Setup of the baseline:
## breakout
module breakout(
    input  clk,
    input  rst,
    input  rota,
    input  rotb,
    input  de,
    output red,
    output green,
    output blue,
    output hsync,
    output vsync
    );
Size: ~1800 cells after synthesis, about 190 flip-flops, ~0.012 mm^2 of cells after synthesis.
Settings: LEC_CHECK=0, ABC_AREA=1, CAP_MARGIN=20, CORE_MARGIN=2, CORE_UTILIZATION=72, CTS_CLUSTER_DIAMETER=99, CTS_CLUSTER_SIZE=99, GPL_ROUTABILITY_DRIVEN=1, GPL_TIMING_DRIVEN=1, PLACE_DENSITY_LB_ADDON=0.11, SETUP_SLACK_MARGIN=1.98, SLEW_MARGIN=25; clock period 7.37 ns.
run.sh (not shown) runs the stock make flow with config.mk's settings and CLKGATE_MAP_FILE=.
The baseline was carried through to the last stage, and its layout satisfied the timing, design-rule and antenna checks.
Input changes introduced in the candidate (baseline for comparison: the baseline):
==> flow/config.mk <==
export PLATFORM = sky130hd
export DESIGN_NAME = breakout
export DESIGN_NICKNAME = breakout
export VERILOG_FILES = /design/flow/design.v
export SDC_FILE = /design/flow/constraint.sdc
export NUM_CORES = 4
export LEC_CHECK = 0
export ABC_AREA = 0
export CAP_MARGIN = 20
export CORE_MARGIN = 2
export CORE_UTILIZATION = 72
export CTS_CLUSTER_DIAMETER = 99
export GPL_ROUTABILITY_DRIVEN = 0
export GPL_TIMING_DRIVEN = 1
export PLACE_DENSITY_LB_ADDON = 0.0
export SETUP_SLACK_MARGIN = 2.19
export SLEW_MARGIN = 10
### Flow results
Timing, DRC, antenna: 0 failures across the candidate and the baseline. The candidate falls short of the baseline in worst setup slack. Measured against each other, the candidate and the baseline differ in number of buffers and inverters on the critical path, the lower figure coming from the candidate. From the candidate to the baseline, final-layout clock buffer total did not move at all.

breakout again, from the RTL that the note above started with.
// breakout
module breakout(
    input  clk,
    input  rst,
    input  rota,
    input  rotb,
    input  de,
    output red,
    output green,
    output blue,
    output hsync,
    output vsync
    );
Settings: LEC_CHECK=0, ABC_AREA=1, CAP_MARGIN=20, CELL_PAD_IN_SITES_DETAIL_PLACEMENT=2, CELL_PAD_IN_SITES_GLOBAL_PLACEMENT=3, CORE_ASPECT_RATIO=1.49, CORE_MARGIN=10, CORE_UTILIZATION=31, CTS_CLUSTER_DIAMETER=213, CTS_CLUSTER_SIZE=91, GPL_ROUTABILITY_DRIVEN=0, GPL_TIMING_DRIVEN=1, PLACE_DENSITY=0.54, SLEW_MARGIN=20, TNS_END_PERCENT=95; clock period 15.1 ns.
The first run went through all stages and came out clean.
Rerun with:
- ABC_AREA: 1 -> not set
- CELL_PAD_IN_SITES_DETAIL_PLACEMENT: 2 -> not set
- CELL_PAD_IN_SITES_GLOBAL_PLACEMENT: 3 -> not set
- CORE_ASPECT_RATIO: 1.49 -> not set
- CORE_MARGIN: 10 -> 2
- CORE_UTILIZATION: 31 -> 72
- CTS_CLUSTER_DIAMETER: 213 -> not set
- CTS_CLUSTER_SIZE: 91 -> not set
- GPL_ROUTABILITY_DRIVEN: 0 -> not set
- GPL_TIMING_DRIVEN: 1 -> not set
- PLACE_DENSITY: 0.54 -> not set
- TNS_END_PERCENT: 95 -> not set
- clock period: 15.1 -> 8.42 ns (I/O delays scaled with it)
Result: The new run passed the timing, design-rule and antenna checks. Utilization grows by 45 points. Global-route usage came out higher by 15 points. Sequential power came out higher by 79%. Setup slack loses 6.3 ns. Non-clock buffer count goes up by 5. Die size fell by 66%. Sequential share of layout area came out higher by 3.8 points.

Starting RTL as in the previous note.
clock: 10.9 ns
lec_check: 0
cap_margin: 20
core_aspect_ratio: 0.72
core_margin: 2
core_utilization: 17
cts_cluster_diameter: 40
cts_cluster_size: 24
place_density: 0.69
slew_margin: 20
Change:
--- a/flow/config.mk
+++ b/flow/config.mk
@@ -8,8 +8,4 @@
 export CAP_MARGIN = 20
-export CORE_ASPECT_RATIO = 0.72
 export CORE_MARGIN = 2
-export CORE_UTILIZATION = 17
-export CTS_CLUSTER_DIAMETER = 40
-export CTS_CLUSTER_SIZE = 24
-export PLACE_DENSITY = 0.69
+export CORE_UTILIZATION = 64
 export SLEW_MARGIN = 20
==> flow/constraint.sdc (replaced) <==
create_clock -name core_clock -period 13.3 [get_ports {clk}]
set_input_delay 2.6600 -clock core_clock [delete_from_list [all_inputs] [get_ports {clk}]]
set_output_delay 2.6600 -clock core_clock [all_outputs]
set_load 0.01 [all_outputs]
Result:
- The changed run went through all stages and came out clean
- hold slack improves by 0.0068 ns
- global-route usage went up by 23 points
- design area decreases by 5.8%
- die size is lower by 73%
- non-clock buffer count falls by 3
- register-to-register slack improved by 2.0 ns
- setup slack is better by 1.7 ns
- via count increases by 0.79%
- wire length shrinks by 1.3%
- synthesized cell count is unchanged
Change:
--- a/flow/config.mk
+++ b/flow/config.mk
@@ -7,5 +7,7 @@
 export LEC_CHECK = 0
+export ABC_AREA = 1
 export CAP_MARGIN = 20
 export CORE_MARGIN = 2
-export CORE_UTILIZATION = 64
+export CORE_UTILIZATION = 68
+export SETUP_SLACK_MARGIN = 1.95
 export SLEW_MARGIN = 20
==> flow/constraint.sdc (replaced) <==
create_clock -name core_clock -period 7.37 [get_ports {clk}]
set_input_delay 1.4740 -clock core_clock [delete_from_list [all_inputs] [get_ports {clk}]]
set_output_delay 1.4740 -clock core_clock [all_outputs]
set_load 0.01 [all_outputs]
=>
- design area is higher by 11%
- via count is higher by 27%
- global-route usage increases by 2.4 points
Change:
--- a/flow/config.mk
+++ b/flow/config.mk
@@ -10,3 +10,5 @@
 export CORE_MARGIN = 2
-export CORE_UTILIZATION = 68
+export CORE_UTILIZATION = 70
+export CTS_CLUSTER_SIZE = 97
+export PLACE_DENSITY_LB_ADDON = 0.15
 export SETUP_SLACK_MARGIN = 1.95
After rerunning:
- die area came out lower by 2.8%
- via count stays flat
- sequential share of layout area hardly moves
- final area barely changes
- global-route usage came out higher by 1.8 points
No activity file was given, so power comes from the tool's default toggle rates.
